== try-violet ==
==> flow/design.v (excerpt) <==
module battle_ship(
      input wire clk,			 
      input wire clr,
      input wire btnU,
      input wire btnD,
      input wire btnR,
      input wire btnL,
      input wire sel,
	    input sw,
      output wire [2:0] red,	 
      output wire [2:0] green,   
      output wire [1:0] blue,	     
      output wire [3:0] an,
      output wire [7:0] seg,
      output wire hsync,		 
      output wire vsync			 
	);
	wire clock_4Hz = clk;
	wire clock_25Mhz = clk;
	wire turn;
	wire phase;
  wire finish;
	wire [27: 0] pships;
	wire [27: 0] cships;
  wire [27: 0] c_curr_guess;
  wire [27: 0] p_curr_guess;
	assign cships = 28'b1000000100010000000000010000;
	wire db_btnR;
	wire db_btnL;
	wire db_btnU;
	wire db_btnD;
	wire db_btnSel;
	wire db_btnRst;
	debouncer db_r(
    .clk (clock_4Hz),
		.rst (clr),
    .btn_in (btnR),
    .btn_out (db_btnR)
	);
	debouncer db_l(
		.clk (clock_4Hz),
		.rst (clr),
		.btn_in (btnL),
		.btn_out (db_btnL)
	);
	debouncer db_u(
		.clk (clock_4Hz),
		.rst (clr),
		.btn_in (btnU),
		.btn_out (db_btnU)
	);
	debouncer db_d(
		.clk (clock_4Hz),
		.rst (clr),
		.btn_in (btnD),
		.btn_out (db_btnD)
	);
	debouncer db_sel(
		.clk (clock_4Hz),
		.rst (clr),
		.btn_in (sel),
		.btn_out (db_btnSel)
	);
	assign db_btnRst = clr;
	wire [27:0] cguess;
	wire [27:0] pguess;
	vga640x480 myDisplay(
		.clk(clock_25Mhz),
		.rst(clr),
		.phase(phase),
  ...
Size: about 1800 cells after synthesis, roughly 240 flip-flops.
Settings: LEC_CHECK=0, CAP_MARGIN=15, CELL_PAD_IN_SITES_GLOBAL_PLACEMENT=1, CORE_ASPECT_RATIO=1.64, CORE_MARGIN=4, CORE_UTILIZATION=61, CTS_CLUSTER_SIZE=23, GPL_ROUTABILITY_DRIVEN=0, PLACE_DENSITY_LB_ADDON=0.14, SETUP_SLACK_MARGIN=0.22, SLEW_MARGIN=20, TNS_END_PERCENT=70; clock period 3.47 ns.
run.sh (not shown) runs the stock make flow with config.mk's settings and CLKGATE_MAP_FILE=.
try-violet: aborted in global placement without I/O (tool error)
Input-level comparison between try-cedar and try-violet:
==> flow/config.mk <==
export PLATFORM = sky130hd
export DESIGN_NAME = battle_ship
export DESIGN_NICKNAME = battle_ship
export VERILOG_FILES = /design/flow/design.v
export SDC_FILE = /design/flow/constraint.sdc
export NUM_CORES = 4
export LEC_CHECK = 0
export CAP_MARGIN = 20
export CORE_MARGIN = 2
export CORE_UTILIZATION = 59
export SLEW_MARGIN = 20
==> flow/constraint.sdc <==
create_clock -name core_clock -period 5.4 [get_ports {clk}]
set_input_delay 1.0800 -clock core_clock [delete_from_list [all_inputs] [get_ports {clk}]]
set_output_delay 1.0800 -clock core_clock [all_outputs]
set_load 0.01 [all_outputs]
Higher chip height was reported by try-violet, not try-cedar.
Sequential-to-total area share from yosys stat: try-cedar vs try-violet identical
The higher initial core utilization of try-violet and try-cedar is in try-violet.
Delta (try-cedar minus try-violet): area of the placeable core higher; horizontal die dimension went up by 25%; post-synthesis xor/xnor area fraction shows no meaningful change.
try-cedar: full flow OK, the timing, design-rule and antenna checks passed
try-violet: FLW-0024 in global placement without I/O -> run aborted
Measured against each other, try-violet and try-cedar differ in die area, the higher figure coming from try-violet.
Comparing try-cedar against try-violet, there is no change at all in aoi/oai-family share of the synthesized area.
Here is what was changed in the inputs of try-fjord compared with try-cedar.
--- a/flow/config.mk
+++ b/flow/config.mk
@@ -6,6 +6,7 @@
 export NUM_CORES = 4
 export LEC_CHECK = 0
+export ABC_AREA = 1
 export CAP_MARGIN = 20
 export CORE_MARGIN = 2
-export CORE_UTILIZATION = 59
+export CORE_UTILIZATION = 72
 export SLEW_MARGIN = 20
==> flow/constraint.sdc <==
create_clock -name core_clock -period 4.46 [get_ports {clk}]
set_input_delay 0.8920 -clock core_clock [delete_from_list [all_inputs] [get_ports {clk}]]
set_output_delay 0.8920 -clock core_clock [all_outputs]
set_load 0.01 [all_outputs]
==> comparison <==
The flow ended early for try-fjord: it failed with a tool error in global routing. Delta (try-fjord minus try-cedar): number of distinct library cells after synthesis shrank by 45; aoi/oai-family share of the synthesized area fell by 8.4 points; cell count after placement grew by 566. On try-fjord: chip area is about 18% lower than what try-cedar gave. Relative to try-cedar, the cell area after placement of try-fjord is higher by about 14%. Summary of try-fjord over try-cedar: synthesized area neither gained nor lost much, yosys-reported design area after synthesis neither gained nor lost much, floorplan row count lost 11%, worst setup slack after placement lost 1.55 ns.
diff inputs: try-fjord => try-harbor
--- a/flow/config.mk
+++ b/flow/config.mk
@@ -10,3 +10,5 @@
 export CORE_MARGIN = 2
 export CORE_UTILIZATION = 72
+export PLACE_DENSITY = 0.42
 export SLEW_MARGIN = 20
+export TNS_END_PERCENT = 15
==> flow/constraint.sdc <==
create_clock -name core_clock -period 11.4 [get_ports {clk}]
set_input_delay 2.2800 -clock core_clock [delete_from_list [all_inputs] [get_ports {clk}]]
set_output_delay 2.2800 -clock core_clock [all_outputs]
set_load 0.01 [all_outputs]
==> comparison <==
- try-harbor | stages: all done | timing, DRC, antenna: all pass
- From try-fjord to try-harbor, Yosys chip area did not move at all.
- Pre-placement core utilization: try-fjord vs try-harbor, no meaningful difference
- Area after synthesis came out exactly the same in try-harbor and try-fjord.
- try-harbor has post-CTS resize count below what try-fjord had.
- Relative to try-fjord, the placed cell area measured on try-harbor has decreased by more than 10%.
- Weighted congestion at the end of routability-driven global placement in try-harbor is 1.2% lower than in try-fjord
- Going from try-fjord to try-harbor, the number of instances in the placed design was found to have gone down by 247.
- Diff try-harbor..try-fjord | average cell area after synthesis | unchanged
- Detailed-placement wirelength estimate, try-harbor vs try-fjord: down by a little under 10%
- As far as number of levels the H-tree was split into goes, try-harbor and try-fjord are indistinguishable; the numbers are identical.
- Compared with try-fjord, try-harbor shows a lower number of buffers created by CTS.
The following lists how try-maple was set up differently from try-harbor:
--- a/flow/config.mk
+++ b/flow/config.mk
@@ -6,9 +6,6 @@
 export NUM_CORES = 4
 export LEC_CHECK = 0
-export ABC_AREA = 1
 export CAP_MARGIN = 20
 export CORE_MARGIN = 2
-export CORE_UTILIZATION = 72
-export PLACE_DENSITY = 0.42
+export CORE_UTILIZATION = 56
 export SLEW_MARGIN = 20
-export TNS_END_PERCENT = 15
==> flow/constraint.sdc <==
create_clock -name core_clock -period 5.21 [get_ports {clk}]
set_input_delay 1.0420 -clock core_clock [delete_from_list [all_inputs] [get_ports {clk}]]
set_output_delay 1.0420 -clock core_clock [all_outputs]
set_load 0.01 [all_outputs]
--- outcome ---
try-harbor and try-maple ended up with nearly the same post-synth area from yosys stat.
Relative to try-harbor, the transition at the pin with the smallest max-transition slack of try-maple is lower by 0.14 ns.
Comparing try-harbor and try-maple, the lower share of total power in the clock network was measured on try-maple.
try-maple finished end to end and its layout was clean on timing, DRC and antenna.
try-harbor | stages: all done | timing, DRC, antenna: all pass
Compared to try-harbor, the routing of try-maple uses more wire.
Summary of try-maple over try-harbor: post-synthesis instance area neither gained nor lost much, maximum clock frequency picked up an extra about 40%.


## build 60
battle_ship again, from the RTL that the note above started with.
clock: 4.49 ns
lec_check: 0
cap_margin: 20
core_margin: 2
core_utilization: 65
setup_slack_margin: 1.17
slew_margin: 20
[build 60] flow finished | final checks: failed | reasons: max-capacitance violations, max-slew violations
Setup changes, build 60 to build 95
Settings: CORE_UTILIZATION now 40, was 65; SETUP_SLACK_MARGIN no longer set, was 1.17; the clock period (ns, I/O delays scaled along) now 4.75, was 4.49.
Notes after the runs:
Build 95 finished every stage and its layout cleared the timing, design-rule and antenna checks.
Build 60 ended up with mySelections.seg[0] as its launching instance or port of the critical path; build 95 ended up with mySelections.seg[1].
Clock network fraction of design power sits higher in build 95 than in build 60.
Build 95 vs build 60, area overhead of the layout relative to synthesis went down by 15 points.
Compared with build 60, build 95 instantiates a larger number of cells.
Combinational fraction of design power was higher in build 60 than in build 95.
Leakage power total for build 95 is lower than for build 60.
Number of core rows ends up lower on build 60.
What build 58 does differently from build 95 at the input level:
Settings: a change of the clock period (ns, I/O delays scaled along) from 4.75 to 3.92.
### Flow results
- Looking at least setup slack across all paths after layout across both flows, build 58 is the weaker of the two, with build 95 ahead.
- Lower non-clock buffer count among build 58 and build 95: build 95
- Build 58 ends up with higher placer congestion estimate than build 95 does.
- Build 58: minimum clock period after layout lower than build 95
- Build 58 against build 95: clock distribution area overhead in the final layout down 0.24 points, hold slack up 0.0050 ns.
- Taking build 58 over build 95, the detailed-routed wire length on met3 ratio works out to 1.11.
- In build 58, the leakage power came out about 10% above the value in build 95.
- Build 58 against build 95: wire length after detailed routing went up; fmax now larger.
--- input diff build 58..build 64 ---
Settings: CORE_UTILIZATION now 63, was 40; the clock period (ns, I/O delays scaled along) now 3.97, was 3.92.
==> results <==
Build 64 closes out successfully: all stages finished, all timing, DRC and antenna checks passed.
Global-route wire length before repair (build 64 vs. build 58) decreases by a few percent
Average wire length per cell after detail routing, build 58 and build 64, lower one = build 58.
Net count reported at finish: build 64 vs build 58 down 1.6%
Final design instance area without fill: build 64 < build 58
[compare] base=build 58 new=build 64: sequential share of layout area increased 1.0 points, floorplan die height now smaller.
Build 58 has a lower critical path depth than build 64.
Build 64 — global routing met2 resource utilization 20 points higher, build 58 as reference
Going from build 58 to build 64, power density over cell area shrinks by about 0.8%.
Relative to build 58, the total power measured on build 64 has decreased by a few percent.


Setup of run A:
Starting RTL as in the previous note.
export LEC_CHECK = 0
export ABC_AREA = 0
export CAP_MARGIN = 20
export CORE_MARGIN = 2
export CORE_UTILIZATION = 65
export GPL_ROUTABILITY_DRIVEN = 1
export MAX_ROUTING_LAYER = met5
export PLACE_DENSITY_LB_ADDON = 0.24
export SETUP_SLACK_MARGIN = 0.35
export SLEW_MARGIN = 20
create_clock -name core_clock -period 2.75 [get_ports {clk}]
Stage in which a tool error killed run A: 5_1_grt.
Input-level comparison between run B and run A:
- SETUP_SLACK_MARGIN no longer set, was 0.35
- GPL_ROUTABILITY_DRIVEN no longer set, was 1
- CORE_UTILIZATION now 33, was 65
- PLACE_DENSITY_LB_ADDON no longer set, was 0.24
- MAX_ROUTING_LAYER no longer set, was met5
- ABC_AREA no longer set, was 0
- the clock period (ns, I/O delays scaled along) now 13.4, was 2.75
- Status for run B and run A: clean finish in run B only
- Summary of run B over run A: placement row count picked up an extra 42%, floorplan die width picked up an extra 39%.
- The cell area reported after detailed placement in run B was lower than what run A gave.
Modified inputs, run C compared to run B
- ABC_AREA: unset -> 1
- CORE_UTILIZATION: 33 -> 72
- the clock period (ns, I/O delays scaled along): 13.4 -> 6.63
==> results <==
In the final design statistics, run C uses more standard cells in total than run B. | core outline area | run C vs run B | better |. Final cell area: run C below run B. Taking run C as 1.0, run B lands at 0.894 on maximum number of pins on one net before global-route repair. Run C against run B; non-clock buffer total of the final layout is down by more than 10%. cguesses.guess[9] as the end point of the critical path was reported by run B, and confirm_select.pships[26] by run C.
The following lists how run D was set up differently from run C:
- TNS_END_PERCENT: unset -> 15
- the clock period (ns, I/O delays scaled along): 6.63 -> 13.4
### Flow results
Looking at the reports, run D completed the entire flow and the layout it produced met the timing, design-rule and antenna checks. Run C: all stages complete, timing, DRC and antenna checks passed. Critical path required time is lower on run C. The minimum hold slack of run C and that of run D are within noise of each other. Ratio of final minimum period to clock period down 44 points in run D wrt run C.
Power is estimated from default activity; no workload was simulated.
